==> run a: inputs <==
==> flow/design.v <==
module alu_top(clk, a, b, op, out, carry_out, over_flow, zero);
input clk;
input [31:0] a, b;
input [2:0] op;
output reg [31:0] out;
output reg carry_out, over_flow, zero;
reg [31:0] a_r, b_r;
reg [2:0] op_r;
wire [31:0] alu_out;
wire alu_carry_out, alu_over_flow, alu_zero;
ALU alu_core(a_r, b_r, op_r, alu_out, alu_carry_out, alu_over_flow, alu_zero);
always @(posedge clk) begin
	a_r <= a;
	b_r <= b;
	op_r <= op;
	out <= alu_out;
	carry_out <= alu_carry_out;
	over_flow <= alu_over_flow;
	zero <= alu_zero;
end
endmodule

module xorgate(a, b, out);
output[31:0] out;
input wire[31:0] a, b;
generate  
genvar index;
for (index = 0; index<32; index = index + 1)
	begin: xorgen
		xor xor1(out[index], a[index], b[index]);
	end
endgenerate
endmodule
module andgate(a, b, out);
output[31:0] out;
input[31:0] a, b;
generate  
genvar index;
for (index = 0; index<32; index = index + 1)
	begin: andgen
		and and1(out[index], a[index], b[index]);  
	end
endgenerate
endmodule
module orgate(a, b, out);
output[31:0] out;
input[31:0] a, b;
generate  
genvar index;
for (index = 0; index<32; index = index + 1)
	begin: orgen
		or or1(out[index], a[index], b[index]);
	end
endgenerate
endmodule
module adder(sum, carryout, a, b, carryin);
output sum, carryout;
input a, b, carryin;
xor sumbit(sum, a, b, carryin);
and bc(b_c, b, carryin);
and ac(a_c, a, carryin);
and ab(a_b, a, b);
or cout(carryout, b_c, a_c, a_b);
endmodule
module adder32Bit(addo, carryout, over_flow, A, B, carry_in);
output[31:0] addo;  
output carryout;  
output over_flow;  
input[31:0] A;  
input[31:0] B;  
input carry_in;
wire[31:0] carry_oarray;
adder adder_init (addo[0], carry_oarray[0], A[0], B[0], carry_in);
adder adder1 (addo[1], carry_oarray[1], A[1], B[1], carry_oarray[0]);
generate  
genvar index;
for (index = 2; index<32; index = index + 1)
	begin: add32b
	adder addergen (addo[index], carry_oarray[index], A[index], B[index], carry_oarray[index-1]);
	end
endgenerate
assign carryout = carry_oarray[31];
wire abxor, abcoutxor;
xor xor1(abxor, A[31], B[31]);
xor xor2(abcoutxor, carryout, abxor);
xor xor3(over_flow, addo[31], abcoutxor);
endmodule 
module slt(sum, overflow, slto);
input[31:0] sum;
input overflow;
output slto;
xor slt_xor(slto, sum[31], overflow);
endmodule
module structuralMultiplexer(out, mux_command, ando, oro, xoro, addo, slto);
output[31:0] out;
input[2:0] mux_command;  
input[31:0] ando;  
input[31:0] oro;  
input[31:0] xoro;  
input[31:0] addo;  
input slto;  
wire[2:0] inv_command;
wire[31:0] enableand, enableor, enablexor, enableadd;  
wire enableslt;  
not notCommand0(inv_command[0], mux_command[0]);  
not notCommand1(inv_command[1], mux_command[1]);
not notCommand2(inv_command[2], mux_command[2]);
and slt_and(enableslt, slto, inv_command[2], mux_command[1], inv_command[0]);
generate
genvar index;
for (index = 0; index<32; index = index + 1)
	begin: muxgen 
		and ando_and(enableand[index], ando[index], inv_command[2], mux_command[1], mux_command[0]);  
		and oro_and(enableor[index], oro[index], mux_command[2], inv_command[1], inv_command[0]);  
		and xoro_and(enablexor[index], xoro[index], inv_command[2], inv_command[1], mux_command[0]);  
		and addo_and(enableadd[index], addo[index], inv_command[2], inv_command[1], inv_command[0]);  
		or or1(out[index], enableand[index],  enableor[index], enablexor[index], enableadd[index], enableslt);  
	end
endgenerate
endmodule
module LUT(mux_command, a_inv, b_inv, carry_in, allow_overflow, addr);
output reg[2:0] mux_command;
output reg a_inv;
output reg b_inv;
output reg carry_in;
output reg allow_overflow;
input[2:0] addr;
always @ (addr) begin
	case(addr)
	3'd0: begin mux_command = 3'b000; a_inv = 0; b_inv = 0; carry_in = 0; allow_overflow = 1; end  
	3'd1: begin mux_command = 3'b000; a_inv = 0; b_inv = 1; carry_in = 1; allow_overflow = 1; end  
	3'd2: begin mux_command = 3'b001; a_inv = 0; b_inv = 0; carry_in = 0; allow_overflow = 1; end  
	3'd3: begin mux_command = 3'b010; a_inv = 0; b_inv = 1; carry_in = 1; allow_overflow = 0; end  
	3'd4: begin mux_command = 3'b011; a_inv = 0; b_inv = 0; carry_in = 0; allow_overflow = 1; end  
	3'd6: begin mux_command = 3'b011; a_inv = 1; b_inv = 1; carry_in = 0; allow_overflow = 1; end  
	3'd7: begin mux_command = 3'b100; a_inv = 0; b_inv = 0; carry_in = 0; allow_overflow = 1; end  
	3'd5: begin mux_command = 3'b100; a_inv = 1; b_inv = 1; carry_in = 0; allow_overflow = 1; end  
default: $display("Please check inputs");
endcase
end
endmodule
module ALU(a, b, addr, out, carry_out, over_flow, zero);
input[31:0] a, b;
input[2:0] addr;  
output[31:0] out;
output carry_out, over_flow, zero;
wire carry_in, b_inv;  
wire a_inv, allow_overflow;  
wire[2:0] mux_command;
wire[31:0] A, B;  
wire[31:0] addo, xoro, ando, oro;
wire slto;
LUT lookuptable(mux_command, a_inv, b_inv, carry_in, allow_overflow, addr);
generate
genvar index;
for (index = 0; index<32; index = index + 1)
	begin: abinv_gen
		xor a_invgen(A[index], a[index], a_inv);  
		xor b_invgen(B[index], b[index], b_inv);  
	end
endgenerate
andgate and_gate(A, B, ando);  
orgate or_gate(A, B, oro);  
xorgate xor_gate(A, B, xoro);  
adder32Bit add_gate(addo, carry_out, over_flow, A, B, carry_in);  
slt slt_gate(addo, over_flow, slto);
and allowoverflow_and(overflow, over_flow, allow_overflow);
structuralMultiplexer mux_structure(out, mux_command, ando, oro, xoro, addo, slto);
wire[31:0] equal;
generate  
genvar index1;
for (index1 = 0; index1 <32; index1 = index1+1)begin
                nor nor1(equal[index1], out[index1], 0);
end
endgenerate
and and1(zero, equal[0], equal[1], equal[2], equal[3],equal[4],equal[5],equal[6],equal[7],equal[8],equal[9],equal[10],equal[11],equal[12],equal[13],equal[14],equal[15],equal[16],equal[17],equal[18],equal[19],equal[20],equal[21],equal[22],equal[23],equal[24],equal[25],equal[26],equal[27],equal[28],equal[29],equal[30],equal[31]);
endmodule
==> flow/run.sh <==
#!/bin/bash
# the make line also repeats each setting of config.mk as NAME=value (left out here)
make -C /OpenROAD-flow-scripts/flow DESIGN_CONFIG=/design/flow/config.mk WORK_HOME=/design/flow/orfs CLKGATE_MAP_FILE= finish
==> flow/config.mk <==
export PLATFORM = sky130hd
export DESIGN_NAME = alu_top
export DESIGN_NICKNAME = alu_top
export VERILOG_FILES = /design/flow/design.v
export SDC_FILE = /design/flow/constraint.sdc
export NUM_CORES = 4
export LEC_CHECK = 0
export CAP_MARGIN = 20
export CORE_MARGIN = 2
export CORE_UTILIZATION = 72
export CTS_CLUSTER_DIAMETER = 256
export CTS_CLUSTER_SIZE = 99
export PLACE_DENSITY = 0.79
export SLEW_MARGIN = 20
export TNS_END_PERCENT = 10
==> flow/constraint.sdc <==
create_clock -name core_clock -period 7.18 [get_ports {clk}]
set_input_delay 1.4360 -clock core_clock [delete_from_list [all_inputs] [get_ports {clk}]]
set_output_delay 1.4360 -clock core_clock [all_outputs]
set_load 0.01 [all_outputs]
==> run b (differences from run a) <==
ABC_AREA = 0   (was unset)
CORE_UTILIZATION = 66   (was 72)
CTS_CLUSTER_DIAMETER = 399   (was 256)
PLACE_DENSITY = unset   (was 0.79)
SETUP_SLACK_MARGIN = 0.75   (was unset)
TNS_END_PERCENT = unset   (was 10)
==> flow/constraint.sdc (replaced) <==
create_clock -name core_clock -period 7.88 [get_ports {clk}]
set_input_delay 1.5760 -clock core_clock [delete_from_list [all_inputs] [get_ports {clk}]]
set_output_delay 1.5760 -clock core_clock [all_outputs]
set_load 0.01 [all_outputs]
==> results.sh <==
# physical design summary
export IMPL_status="did not finish"
export IMPL_haltStage="clock tree synthesis"
export IMPL_stop_error="[ERROR DPL-0033] detailed placement checks failed during check placement."
export IMPL_die_width_um=96.6
export IMPL_dp_slack_ns=-6.29
export IMPL_place_congestion=0.985
export IMPL_design_core_area_um2=8260
export IMPL_chipArea_um2=9320
export IMPL_io_pins=103
export IMPL_placed_area_um2=7920
export IMPL_fp_row_count=33
The numbers above come from run a.

==> results.sh <==
# implementation run metrics
export IMPL_status="complete, but fails checks"
export IMPL_violations="setup timing"
export IMPL_design_core_area_um2=9150
export IMPL_die_width_um=101
export IMPL_setup_viol=35
export IMPL_fp_row_count=35
export IMPL_setup_slack_ns=-5.78
The numbers above come from run b.


==> nickel <==
Starts from the design.v that is shown in full above.
clock: 11.4 ns
lec_check: 0
abc_area: 1
cap_margin: 35
core_margin: 2
core_utilization: 70
cts_cluster_diameter: 373
cts_cluster_size: 15
place_density: 0.8
slew_margin: 20
run.sh (not shown) runs the stock make flow with config.mk's settings and CLKGATE_MAP_FILE=.
==> lagoon (differences from nickel) <==
==> flow/config.mk (replaced) <==
export PLATFORM = sky130hd
export DESIGN_NAME = alu_top
export DESIGN_NICKNAME = alu_top
export VERILOG_FILES = /design/flow/design.v
export SDC_FILE = /design/flow/constraint.sdc
export NUM_CORES = 4
export LEC_CHECK = 0
export CAP_MARGIN = 20
export CELL_PAD_IN_SITES_DETAIL_PLACEMENT = 1
export CORE_MARGIN = 2
export CORE_UTILIZATION = 40
export SLEW_MARGIN = 20
export TNS_END_PERCENT = 10
==> flow/constraint.sdc (replaced) <==
create_clock -name core_clock -period 14.5 [get_ports {clk}]
set_input_delay 2.9000 -clock core_clock [delete_from_list [all_inputs] [get_ports {clk}]]
set_output_delay 2.9000 -clock core_clock [all_outputs]
set_load 0.01 [all_outputs]
==> results <==
| metric | nickel | lagoon |
|---|---|---|
| Status | failed layout checks | no timing/DRC/antenna violations |
| Layout check failures | setup timing | - |
| Netlist Area Pre-Place | 5958 um^2 | 6168 um^2 |
| Non-clk bufs | 148 | 131 |
| Crit path DRT | 11730 ps | 14810 ps |
| Fraction of area in registers | 27.11% | 26.68% |
| Clk pin slew, worst setup/hold paths | 110 ps | 70 ps |
| Post-Place Cell Area | 7350 um^2 | 7538 um^2 |
| Non-clock buffer contribution to total cell area | 18.12% | 15.66% |
| Tightest Pin Transition | 919.1 ps | 909.1 ps |
| Number of gates on the worst path with buffers counted | 43 | 42 |
| Number of non-filler instances in the completed layout | 929 | 938 |
| Cell Rows | 33 | 45 |
| Leakage power | 3.682 nW | 3.604 nW |
| Portion of the clock cycle consumed by the worst path in the final layout | 119.1% | 97.39% |

==> inputs of v18 <==
// alu_top: RTL as listed in full above, without the edits since
clock: 7.16 ns
lec_check: 0
cap_margin: 20
core_margin: 2
core_utilization: 61
slew_margin: 20
==> v11 (differences from v18) <==
--- a/flow/config.mk
+++ b/flow/config.mk
@@ -5,7 +5,9 @@
 export SDC_FILE = /design/flow/constraint.sdc
 export NUM_CORES = 4
 export LEC_CHECK = 0
+export ABC_AREA = 1
 export CAP_MARGIN = 20
 export CORE_MARGIN = 2
-export CORE_UTILIZATION = 61
+export CORE_UTILIZATION = 66
+export CTS_CLUSTER_SIZE = 99
 export SLEW_MARGIN = 20
==> flow/constraint.sdc (replaced) <==
create_clock -name core_clock -period 7.88 [get_ports {clk}]
set_input_delay 1.5760 -clock core_clock [delete_from_list [all_inputs] [get_ports {clk}]]
set_output_delay 1.5760 -clock core_clock [all_outputs]
set_load 0.01 [all_outputs]
==> notes.md <==
run metrics: status failed layout checks, SO Viols setup timing, Least-Margin Pin Slew 802 ps, vias in the first global route 5390, met2 GRT Util 58.4%, final setup fails 35, setup ws final -4930 ps, fin nets 996, sw frac 35.8%, worst hold start a_r[31]$_DFF_P_
That was v11.
==> notes.md <==
run metrics: status failed layout checks, setup ws final -6270 ps, fin nets 982, final setup fails 35, SO Viols setup timing, met2 GRT Util 57.0%, worst hold start b_r[31]$_DFF_P_, Least-Margin Pin Slew 769 ps
That was v18.

==> trial 96 <==
RTL: the design.v shown in full above, as it stands there.
make LEC_CHECK=0 ABC_AREA=1 CAP_MARGIN=35 CORE_MARGIN=2 CORE_UTILIZATION=72 CTS_CLUSTER_DIAMETER=380 CTS_CLUSTER_SIZE=16 PLACE_DENSITY_LB_ADDON=0.2 SETUP_SLACK_MARGIN=-0.85 SLEW_MARGIN=20 finish   # period 11.6 ns
==> inputs of trial 90, as changes to trial 96 <==
--- a/flow/config.mk
+++ b/flow/config.mk
@@ -6,11 +6,10 @@
 export NUM_CORES = 4
 export LEC_CHECK = 0
 export ABC_AREA = 1
-export CAP_MARGIN = 35
+export CAP_MARGIN = 20
 export CORE_MARGIN = 2
-export CORE_UTILIZATION = 72
+export CORE_UTILIZATION = 68
 export CTS_CLUSTER_DIAMETER = 380
 export CTS_CLUSTER_SIZE = 16
-export PLACE_DENSITY_LB_ADDON = 0.2
 export SETUP_SLACK_MARGIN = -0.85
 export SLEW_MARGIN = 20
==> flow/constraint.sdc (replaced) <==
create_clock -name core_clock -period 11.4 [get_ports {clk}]
set_input_delay 2.2800 -clock core_clock [delete_from_list [all_inputs] [get_ports {clk}]]
set_output_delay 2.2800 -clock core_clock [all_outputs]
set_load 0.01 [all_outputs]
==> inputs of build 44, as changes to trial 96 <==
==> flow/config.mk (replaced) <==
export PLATFORM = sky130hd
export DESIGN_NAME = alu_top
export DESIGN_NICKNAME = alu_top
export VERILOG_FILES = /design/flow/design.v
export SDC_FILE = /design/flow/constraint.sdc
export NUM_CORES = 4
export LEC_CHECK = 0
export CAP_MARGIN = 20
export CORE_MARGIN = 2
export CORE_UTILIZATION = 40
export SLEW_MARGIN = 20
==> flow/constraint.sdc (replaced) <==
create_clock -name core_clock -period 14.5 [get_ports {clk}]
set_input_delay 2.9000 -clock core_clock [delete_from_list [all_inputs] [get_ports {clk}]]
set_output_delay 2.9000 -clock core_clock [all_outputs]
set_load 0.01 [all_outputs]
==> notes <==
- Trial 90 finished but fails on negative setup slack. Build 44 produced a clean layout. Trial 96 aborted during 5_1_grt on GRT-0232.
- Register-to-register slack: build 44 is better than trial 90 (2200 ps).
- In build 44 the final cell count is higher than in trial 90, by 0.54%.
- Between trial 90 and build 44, the lower setup slack is in trial 90 (gap 2200 ps).
- Via count: trial 90 is larger than build 44 (15%).
- Flip-flop count is the same in build 44 and trial 90.
- Clock power is about the same in trial 90 and build 44.
==> figures <==
Status: trial 96 aborted with a tool error; build 44 complete, no violations; trial 90 finished with violations
Failing step: trial 96 5_1_grt; build 44 -; trial 90 -
Layout check failures: trial 96 -; build 44 -; trial 90 negative setup slack
Number of flip-flops and latches: trial 96 -; build 44 105; trial 90 105
Placement Cell Area: trial 96 7360 um2; build 44 7540 um2; trial 90 7360 um2
Vertical die dimension: trial 96 95.0 um; build 44 128 um; trial 90 97.6 um
Amount of wire on met2 after detailed routing: trial 96 -; build 44 7360 um; trial 90 8610 um
Portion of total power attributed to sequential cells: trial 96 -; build 44 33.3%; trial 90 34.5%
Simple-gate area share of the yosys netlist: trial 96 16.4%; build 44 10.0%; trial 90 16.4%
Min Hold Slack: trial 96 -; build 44 920 ps; trial 90 819 ps
Period utilization: trial 96 -; build 44 97.1%; trial 90 116%
Proportion of synthesized chip area in sequential cells: trial 96 35.3%; build 44 34.1%; trial 90 35.3%
Share of cell area taken by flip-flops and latches: trial 96 -; build 44 26.8%; trial 90 26.9%
Worst Tran Pin Value: trial 96 -; build 44 926 ps; trial 90 853 ps
Post-placement cell count: trial 96 904; build 44 922; trial 90 907

==> 03-28: inputs <==
Starts from the design.v that is shown in full above.
make LEC_CHECK=0 ABC_AREA=1 CAP_MARGIN=20 CORE_MARGIN=2 CORE_UTILIZATION=66 CTS_CLUSTER_SIZE=99 PLACE_DENSITY=0.35 SETUP_SLACK_MARGIN=1.94 SLEW_MARGIN=20 TNS_END_PERCENT=10 finish   # period 7.88 ns
==> 01-14: changes against 03-28 <==
Settings changed: ABC_AREA 1 to not set, CORE_UTILIZATION 66 to 70, CTS_CLUSTER_DIAMETER set to 100, CTS_CLUSTER_SIZE 99 to not set, PLACE_DENSITY 0.35 to not set, SETUP_SLACK_MARGIN 1.94 to 1.0, TNS_END_PERCENT 10 to not set.
==> flow/constraint.sdc (replaced) <==
create_clock -name core_clock -period 7.16 [get_ports {clk}]
set_input_delay 1.4320 -clock core_clock [delete_from_list [all_inputs] [get_ports {clk}]]
set_output_delay 1.4320 -clock core_clock [all_outputs]
set_load 0.01 [all_outputs]
==> 09-17: changes against 03-28 <==
Settings changed: ABC_AREA 1 to not set, CORE_UTILIZATION 66 to 40, CTS_CLUSTER_SIZE 99 to not set, PLACE_DENSITY 0.35 to not set, SETUP_SLACK_MARGIN 1.94 to not set, TNS_END_PERCENT 10 to not set.
==> flow/constraint.sdc (replaced) <==
create_clock -name core_clock -period 14.2 [get_ports {clk}]
set_input_delay 2.8400 -clock core_clock [delete_from_list [all_inputs] [get_ports {clk}]]
set_output_delay 2.8400 -clock core_clock [all_outputs]
set_load 0.01 [all_outputs]
==> impl_metrics.tcl <==
# implementation run metrics
set metrics [dict create \
    status "complete, but fails checks" \
    failed_checks "negative setup slack" \
    worst_slack_ps -4960 \
    setup_viol 35 \
]
the above is filed under 03-28

==> impl_metrics.tcl <==
# implementation run metrics
set metrics [dict create \
    status "no timing/DRC/antenna violations" \
    cp_top_family "adder cells" \
    p_switching_uw 359 \
    grt_pass1_vias 4893 \
    worst_slack_ps 387 \
]
the above is filed under 09-17

==> impl_metrics.tcl <==
# flow metrics
set metrics [dict create \
    error "[ERROR GRT-0232] Routing congestion too high. Check the congestion heatmap in the GUI." \
    status "did not finish" \
    grtUsageMet2_pct 112 \
    post-place-ws_ps -6280 \
    dieArea_mm2 0.00958 \
    stop_stage "global routing (5_1_grt)" \
    synthSimpleGateAreaFrac_pct 10.0 \
]
the above is filed under 01-14

Power and IR drop assume default switching activity.
